== job 5010 ==
// IIR
module IIR(clk, rst, Start, load, DIn, RAddr, data_done, WEN, Yn, WAddr, Finish);
Size in the first run: ~6100 cells after synthesis, ~220 flip-flops, ~79 I/O pins, about 47000 sq um of cells after synthesis.
==> flow/config.mk <==
export PLATFORM = sky130hd
export DESIGN_NAME = IIR
export DESIGN_NICKNAME = IIR
export VERILOG_FILES = /design/flow/design.v
export SDC_FILE = /design/flow/constraint.sdc
export NUM_CORES = 4
export LEC_CHECK = 0
export ABC_AREA = 1
export CAP_MARGIN = 0
export CORE_ASPECT_RATIO = 0.7
export CORE_MARGIN = 2
export CORE_UTILIZATION = 72
export CTS_CLUSTER_SIZE = 10
export HOLD_SLACK_MARGIN = 0.29
export PLACE_DENSITY_LB_ADDON = 0.08
export SETUP_SLACK_MARGIN = 3.25
export SLEW_MARGIN = 20
export TNS_END_PERCENT = 5
==> flow/constraint.sdc <==
create_clock -name core_clock -period 10.9 [get_ports {clk}]
set_input_delay 2.1800 -clock core_clock [delete_from_list [all_inputs] [get_ports {clk}]]
set_output_delay 2.1800 -clock core_clock [all_outputs]
set_load 0.01 [all_outputs]
run.sh (not shown) runs the stock make flow with config.mk's settings and CLKGATE_MAP_FILE=.
FAIL job 5010 @ clock tree synthesis (4_1_cts): tool exited with error
Relative to job 5010, the following input files were edited for job 1512:
==> flow/config.mk <==
export PLATFORM = sky130hd
export DESIGN_NAME = IIR
export DESIGN_NICKNAME = IIR
export VERILOG_FILES = /design/flow/design.v
export SDC_FILE = /design/flow/constraint.sdc
export NUM_CORES = 4
export LEC_CHECK = 0
export ABC_AREA = 1
export CAP_MARGIN = 20
export CORE_MARGIN = 2
export CORE_UTILIZATION = 72
export CTS_CLUSTER_SIZE = 49
export PLACE_DENSITY_LB_ADDON = 0.01
export SETUP_SLACK_MARGIN = 1.6
export SLEW_MARGIN = 20
==> flow/constraint.sdc <==
create_clock -name core_clock -period 15.3 [get_ports {clk}]
set_input_delay 3.0600 -clock core_clock [delete_from_list [all_inputs] [get_ports {clk}]]
set_output_delay 3.0600 -clock core_clock [all_outputs]
set_load 0.01 [all_outputs]
Results
- Both conditions hold for job 1512: the flow ran to the end and the final layout passed the timing, DRC and antenna checks.
- Comparing job 1512 against job 5010, there is no change at all in synthesized cell count.
- Delta (job 1512 minus job 5010): net count entering floorplan neither gained nor lost much; yosys synthesis chip area roughly the same; width of the die saw a decrease.
- The die size was comparable across job 1512 and job 5010.
- Note that the total number of placement rows recorded for job 5010 amounts to 0.828 times the value seen in job 1512.
- Die extent in y (job 5010 / job 1512): 0.839
- Compared with job 5010, in job 1512 number of instances in the placed design went down by 18%, post-synth design cell area comparable, final weighted congestion of routability-driven global placement saw a decrease, post-detailed-placement cell area -20%.
#### Input delta (job 5661 over job 1512)
-- flow/config.mk --
<<< job 1512, line 12
export CTS_CLUSTER_SIZE = 49
export PLACE_DENSITY_LB_ADDON = 0.01
export SETUP_SLACK_MARGIN = 1.6
>>> job 5661, line 12
export CTS_CLUSTER_SIZE = 99
export PLACE_DENSITY = 0.38
export SETUP_SLACK_MARGIN = 2.1
==> flow/constraint.sdc <==
create_clock -name core_clock -period 9.54 [get_ports {clk}]
set_input_delay 1.9080 -clock core_clock [delete_from_list [all_inputs] [get_ports {clk}]]
set_output_delay 1.9080 -clock core_clock [all_outputs]
set_load 0.01 [all_outputs]
==> comparison <==
Every run in job 5661 and job 1512 closed cleanly, with the single exception of job 5661.
Flow for job 5661 halted at clock tree synthesis (4_1_cts), error code DPL-0038.
Taking job 1512 as the reference, in job 5661 final weighted congestion in routability-driven placement rose about 9%; total cell area at the placement stage rose 26%; chip area about even; worst slack after detailed placement fell 4.55 ns.
Here is what was changed in the inputs of job 3781 compared with job 5661.
-- flow/config.mk --
<<< job 5661, line 8
export ABC_AREA = 1
>>> job 3781, line 8
<<< job 5661, line 11
export CORE_UTILIZATION = 72
export CTS_CLUSTER_SIZE = 99
export PLACE_DENSITY = 0.38
export SETUP_SLACK_MARGIN = 2.1
>>> job 3781, line 10
export CORE_UTILIZATION = 27
==> flow/constraint.sdc <==
create_clock -name core_clock -period 16.5 [get_ports {clk}]
set_input_delay 3.3000 -clock core_clock [delete_from_list [all_inputs] [get_ports {clk}]]
set_output_delay 3.3000 -clock core_clock [all_outputs]
set_load 0.01 [all_outputs]
### Flow results
- Taking job 5661 as the reference, in job 3781 pre-CTS setup slack picked up an extra 4.51 ns; adder-cell share of the synthesized area picked up an extra 2.1 points.
- Job 3781 ran to completion and came out clean on the timing, DRC and antenna checks.
- Horizontal die size (lower): job 5661


## run A
IIR again, from the RTL that the note above started with.
==> flow/config.mk <==
export PLATFORM = sky130hd
export DESIGN_NAME = IIR
export DESIGN_NICKNAME = IIR
export VERILOG_FILES = /design/flow/design.v
export SDC_FILE = /design/flow/constraint.sdc
export NUM_CORES = 4
export LEC_CHECK = 0
export ABC_AREA = 1
export CAP_MARGIN = 20
export CORE_MARGIN = 2
export CORE_UTILIZATION = 69
export CTS_CLUSTER_DIAMETER = 378
export CTS_CLUSTER_SIZE = 95
export SLEW_MARGIN = 20
==> flow/constraint.sdc <==
create_clock -name core_clock -period 10.3 [get_ports {clk}]
set_input_delay 2.0600 -clock core_clock [delete_from_list [all_inputs] [get_ports {clk}]]
set_output_delay 2.0600 -clock core_clock [all_outputs]
set_load 0.01 [all_outputs]
As the logs show, run A stopped at 5_1_grt after a tool error, so it never reached the end of the flow.
For run B, these inputs were changed with respect to run A:
Settings: clearing CTS_CLUSTER_DIAMETER, which used to be 378; clearing ABC_AREA, which used to be 1; clearing CTS_CLUSTER_SIZE, which used to be 95; swapping 69 for 40 in CORE_UTILIZATION; swapping 10.3 for 16.0 in the clock period (ns, I/O delays scaled along).
### Flow results
- Run B finished all stages; the layout is clean.
- Run B vs run A: distinct cell type count of the synthesized netlist up in run B
- Compared with run A, in run B height of the chip up about 27%; post-synthesis share of cell area spent on and, or, nand and nor gates down 7.4 points; adder and majority gate portion of the synthesized area up 2.1 points; share of synthesized area spent on multiplexers up 0.47 points.
- Relative to run A, the core area measured on run B has increased by more than half.
- Run A → run B: number of cells in the yosys synthesis report went down about 20%; xor/xnor cell area share of the yosys netlist went up 2.0 points.
Input changes introduced in run C (baseline for comparison: run B):
Settings: PLACE_DENSITY_LB_ADDON newly set to 0.03; CTS_CLUSTER_DIAMETER newly set to 268; HOLD_SLACK_MARGIN newly set to 0.23; CAP_MARGIN changed from 20 to 5; SETUP_SLACK_MARGIN newly set to -1.12; GPL_TIMING_DRIVEN newly set to 0; MIN_ROUTING_LAYER newly set to met2; TNS_END_PERCENT newly set to 5; MAX_ROUTING_LAYER newly set to met4; ABC_AREA newly set to 1.
## What came out
As far as register area is concerned, run C and run B perform about the same. [run C] flow finished | final checks: failed | reasons: negative setup slack. Of run C and run B, the run reporting the lower non-clock buffer instance count of the final layout was run C. Yn[14] as the timing endpoint of the critical path was reported by run C, and Yn[15] by run B. Cmp run C vs run B: number of standard cells after synthesis higher in run C. Changes observed in run C relative to run B: area after synthesis moved up, portion of the post-synthesis area used by sequential elements moved down, count of clock-buffer cells in the layout moved down.
Setup changes, run C to run D
Settings: CAP_MARGIN: 5 -> 20; MIN_ROUTING_LAYER: met2 -> unset; TNS_END_PERCENT: 5 -> unset; CTS_CLUSTER_DIAMETER: 268 -> unset; PLACE_DENSITY_LB_ADDON: 0.03 -> unset; CORE_UTILIZATION: 40 -> 72; GPL_TIMING_DRIVEN: 0 -> unset; MAX_ROUTING_LAYER: met4 -> unset; SETUP_SLACK_MARGIN: -1.12 -> unset; HOLD_SLACK_MARGIN: 0.23 -> unset; the clock period (ns, I/O delays scaled along): 16.0 -> 10.9.
==> comparison <==
- Run D never completed, since it errored out during 4_1_cts.
- [compare] base=run C new=run D: core footprint lost about 45%, distinct cell type count of the synthesized netlist has remained practically unchanged, cell count after placement went up 935.
- Looking at run D and run C, the async set or reset register ratio after synthesis is a wash.
- Effective utilization at floorplan: run D vs run C up 32 points
- Going from run C to run D, total placed instance area moved up; die area moved down; synthesized chip area reported by yosys did not really move.
- Sort run D and run C by final estimated routing congestion in global placement, descending, and run D comes first.
